Design APB_INT_Count, start of the top module:
module APB_INT_Count#(
    parameter DATA_WIDTH = 32,
    parameter ADDR_WIDTH = 16
) 
(
    input  wire                     PCLK,         
    input  wire                     PRESETn,      
    input  wire                     PSEL,         
    input  wire                     PENABLE,      
    input  wire                     PWRITE,       
    input  wire [ADDR_WIDTH-1:0]    PADDR,        
    input  wire [DATA_WIDTH-1:0]    PWDATA,       
    output reg  [DATA_WIDTH-1:0]    PRDATA,       
    output reg                      PREADY,       
    output reg                      PSLVERR,      
    output  wire                    linux_irq,    
    output  wire                    lim_irq,      
    output  wire                    itim_irq,     
    input  wire                     linux_ack,    
    input  wire                     lim_ack,      
    input  wire                     itim_ack      
);
Size in the first run: ~5900 cells after synthesis, roughly 1100 flip-flops.
Settings: LEC_CHECK=0, CAP_MARGIN=20, CORE_MARGIN=2, CORE_UTILIZATION=66, CTS_CLUSTER_SIZE=62, SETUP_SLACK_MARGIN=1.28, SLEW_MARGIN=20; clock period 4.87 ns.
run.sh (not shown) runs the stock make flow with config.mk's settings and CLKGATE_MAP_FILE=.
The baseline finished clean.
Then changed:
--- a/flow/config.mk
+++ b/flow/config.mk
@@ -8,6 +8,5 @@
 export CAP_MARGIN = 20
 export CORE_MARGIN = 2
-export CORE_UTILIZATION = 66
-export CTS_CLUSTER_SIZE = 62
-export SETUP_SLACK_MARGIN = 1.28
+export CORE_UTILIZATION = 40
+export SETUP_SLACK_MARGIN = -0.04
 export SLEW_MARGIN = 20
==> flow/constraint.sdc (replaced) <==
create_clock -name core_clock -period 6.76 [get_ports {PCLK}]
set_input_delay 1.3520 -clock core_clock [delete_from_list [all_inputs] [get_ports {PCLK}]]
set_output_delay 1.3520 -clock core_clock [all_outputs]
set_load 0.01 [all_outputs]
After rerunning: The changed run passed the timing, DRC and antenna checks; worst setup slack improved by 0.62 ns; die size rises by well over a third; utilization decreases by 30 points; final area shrinks slightly; via count came out lower by a few percent.
Then changed:
--- a/flow/config.mk
+++ b/flow/config.mk
@@ -8,5 +8,6 @@
 export CAP_MARGIN = 20
 export CORE_MARGIN = 2
-export CORE_UTILIZATION = 40
-export SETUP_SLACK_MARGIN = -0.04
+export CORE_UTILIZATION = 70
+export CTS_CLUSTER_SIZE = 62
+export SETUP_SLACK_MARGIN = 0.51
 export SLEW_MARGIN = 20
==> flow/constraint.sdc (replaced) <==
create_clock -name core_clock -period 3.76 [get_ports {PCLK}]
set_input_delay 0.7520 -clock core_clock [delete_from_list [all_inputs] [get_ports {PCLK}]]
set_output_delay 0.7520 -clock core_clock [all_outputs]
set_load 0.01 [all_outputs]
Sequential share of layout area is lower by 0.74 points.
Clock power went up by 73%.
Hold slack degrades by 0.41 ns.
Routed wire length fell by 4.0%.

* * *

APB_INT_Count again, from the RTL that the note above started with.
make LEC_CHECK=0 CAP_MARGIN=20 CORE_MARGIN=2 CORE_UTILIZATION=72 CTS_CLUSTER_DIAMETER=374 CTS_CLUSTER_SIZE=14 PLACE_DENSITY_LB_ADDON=0.06 SLEW_MARGIN=20 finish   # period 5.34 ns
The starting point completed with no timing, DRC or antenna violations.
==> next run, changes <==
==> flow/config.mk (replaced) <==
export PLATFORM = sky130hd
export DESIGN_NAME = APB_INT_Count
export DESIGN_NICKNAME = APB_INT_Count
export VERILOG_FILES = /design/flow/design.v
export SDC_FILE = /design/flow/constraint.sdc
export NUM_CORES = 4
export LEC_CHECK = 0
export ABC_AREA = 1
export CAP_MARGIN = 20
export CELL_PAD_IN_SITES_DETAIL_PLACEMENT = 2
export CORE_ASPECT_RATIO = 1.01
export CORE_MARGIN = 5
export CORE_UTILIZATION = 51
export CTS_CLUSTER_SIZE = 95
export GPL_ROUTABILITY_DRIVEN = 0
export GPL_TIMING_DRIVEN = 0
export MIN_ROUTING_LAYER = met2
export SLEW_MARGIN = 10
==> flow/constraint.sdc (replaced) <==
create_clock -name core_clock -period 7.14 [get_ports {PCLK}]
set_input_delay 1.4280 -clock core_clock [delete_from_list [all_inputs] [get_ports {PCLK}]]
set_output_delay 1.4280 -clock core_clock [all_outputs]
set_load 0.01 [all_outputs]
With this change the flow stopped in 3_5_place_dp, error DPL-0033.
Area after synthesis increases by about 9%.
Die area increases by about 60%.
Synthesized cell count increases by about 23%.
==> next run, changes <==
==> flow/config.mk (replaced) <==
export PLATFORM = sky130hd
export DESIGN_NAME = APB_INT_Count
export DESIGN_NICKNAME = APB_INT_Count
export VERILOG_FILES = /design/flow/design.v
export SDC_FILE = /design/flow/constraint.sdc
export NUM_CORES = 4
export LEC_CHECK = 0
export ABC_AREA = 1
export CAP_MARGIN = 40
export CORE_ASPECT_RATIO = 1.41
export CORE_MARGIN = 2
export CORE_UTILIZATION = 72
export CTS_CLUSTER_DIAMETER = 45
export CTS_CLUSTER_SIZE = 10
export HOLD_SLACK_MARGIN = 0.3
export PLACE_DENSITY = 0.42
export SETUP_SLACK_MARGIN = 1.12
export SLEW_MARGIN = 20
==> flow/constraint.sdc (replaced) <==
create_clock -name core_clock -period 3.76 [get_ports {PCLK}]
set_input_delay 0.7520 -clock core_clock [delete_from_list [all_inputs] [get_ports {PCLK}]]
set_output_delay 0.7520 -clock core_clock [all_outputs]
set_load 0.01 [all_outputs]
What happened:
- With this change the flow produced a clean layout
- die size is lower by 31%
- synthesized cell count stays the same
- synthesized area is unchanged

* * *

APB_INT_Count again, from the RTL that the note above started with.
==> flow/design.v (excerpt) <==
module APB_INT_Count#(
    parameter DATA_WIDTH = 32,
    parameter ADDR_WIDTH = 16
) 
(
    input  wire                     PCLK,         
    input  wire                     PRESETn,      
    input  wire                     PSEL,         
    input  wire                     PENABLE,      
    input  wire                     PWRITE,       
    input  wire [ADDR_WIDTH-1:0]    PADDR,        
    input  wire [DATA_WIDTH-1:0]    PWDATA,       
    output reg  [DATA_WIDTH-1:0]    PRDATA,       
    output reg                      PREADY,       
    output reg                      PSLVERR,      
    output  wire                    linux_irq,    
    output  wire                    lim_irq,      
    output  wire                    itim_irq,     
    input  wire                     linux_ack,    
    input  wire                     lim_ack,      
    input  wire                     itim_ack      
);
Settings: LEC_CHECK=0, CAP_MARGIN=20, CORE_MARGIN=2, CORE_UTILIZATION=40, SLEW_MARGIN=20; clock period 6.76 ns.
The starting point went through all stages and came out clean.
==> next run, changes <==
- CAP_MARGIN: 20 -> 40
- CORE_UTILIZATION: 40 -> 72
- CTS_CLUSTER_DIAMETER: not set -> 100
- CTS_CLUSTER_SIZE: not set -> 14
- PLACE_DENSITY_LB_ADDON: not set -> 0.06
- clock period: 6.76 -> 5.34 ns (I/O delays scaled with it)
- The new run ran to the end with no violations
- hold slack is worse by 54 ps
- worst setup slack is worse by 550 ps
- routed wire length falls by 6.2%
- via count came out higher by 5.4%
- critical path depth increases by 1
- first-iteration DRC count climbs by 42%
- cell area drops by 3.5%
- non-clock buffer count went up by 26
==> next run, changes <==
- CAP_MARGIN: 40 -> 20
- CORE_UTILIZATION: 72 -> 40
- CTS_CLUSTER_DIAMETER: 100 -> not set
- CTS_CLUSTER_SIZE: 14 -> not set
- PLACE_DENSITY_LB_ADDON: 0.06 -> not set
- clock period: 5.34 -> 10.0 ns (I/O delays scaled with it)
Design area rises by a few percent.
Count of clock-buffer cells in the layout rises by 57.
Total power falls by well over a third.

* * *

== run K ==
APB_INT_Count again, from the RTL that the note above started with.
==> flow/design.v (excerpt) <==
module APB_INT_Count#(
    parameter DATA_WIDTH = 32,
    parameter ADDR_WIDTH = 16
) 
(
    input  wire                     PCLK,         
    input  wire                     PRESETn,      
    input  wire                     PSEL,         
    input  wire                     PENABLE,      
    input  wire                     PWRITE,       
    input  wire [ADDR_WIDTH-1:0]    PADDR,        
    input  wire [DATA_WIDTH-1:0]    PWDATA,       
    output reg  [DATA_WIDTH-1:0]    PRDATA,       
    output reg                      PREADY,       
    output reg                      PSLVERR,      
    output  wire                    linux_irq,    
    output  wire                    lim_irq,      
    output  wire                    itim_irq,     
    input  wire                     linux_ack,    
    input  wire                     lim_ack,      
    input  wire                     itim_ack      
);
clock: 3.76 ns
lec_check: 0
abc_area: 1
cap_margin: 40
core_aspect_ratio: 1.41
core_margin: 2
core_utilization: 72
cts_cluster_diameter: 45
cts_cluster_size: 10
hold_slack_margin: 0.3
place_density_lb_addon: 0.17
setup_slack_margin: 1.12
slew_margin: 20
tns_end_percent: 5
Run K reached the end of the flow, and the finished layout is clean on the timing, DRC and antenna checks.
Changes in run P relative to run K:
Settings: CTS_CLUSTER_SIZE now 97, was 10; TNS_END_PERCENT no longer set, was 5; CAP_MARGIN now 20, was 40; SETUP_SLACK_MARGIN no longer set, was 1.12; CORE_ASPECT_RATIO no longer set, was 1.41; CORE_UTILIZATION now 69, was 72; HOLD_SLACK_MARGIN no longer set, was 0.3; CTS_CLUSTER_DIAMETER no longer set, was 45; PLACE_DENSITY_LB_ADDON no longer set, was 0.17; the clock period (ns, I/O delays scaled along) now 6.12, was 3.76.
### Flow results
Cells: run P has fewer instances than run K. [compare] base=run K new=run P: number of rows in the core area lower; final core utilization lower. Run P vs run K on slew at the pin closest to its max-slew limit: run P is the higher one. The standard cells in run P occupy less silicon area than those in run K do. Looking only at overall global routing resource usage, and setting everything else aside, the lower value of run P and run K goes to run P. NOTE: minimum setup slack among reg-to-reg paths in run P exceeds that of run K. Run P ended with less area growth from synthesis to layout than run K. Critical path depth ended up 12 higher on run P than on run K. Diff run K -> run P | final setup slack of the worst path | increase of 0.76 ns. Clock-buffer cell count ends up higher on run K.
No activity file was given, so power comes from the tool's default toggle rates.
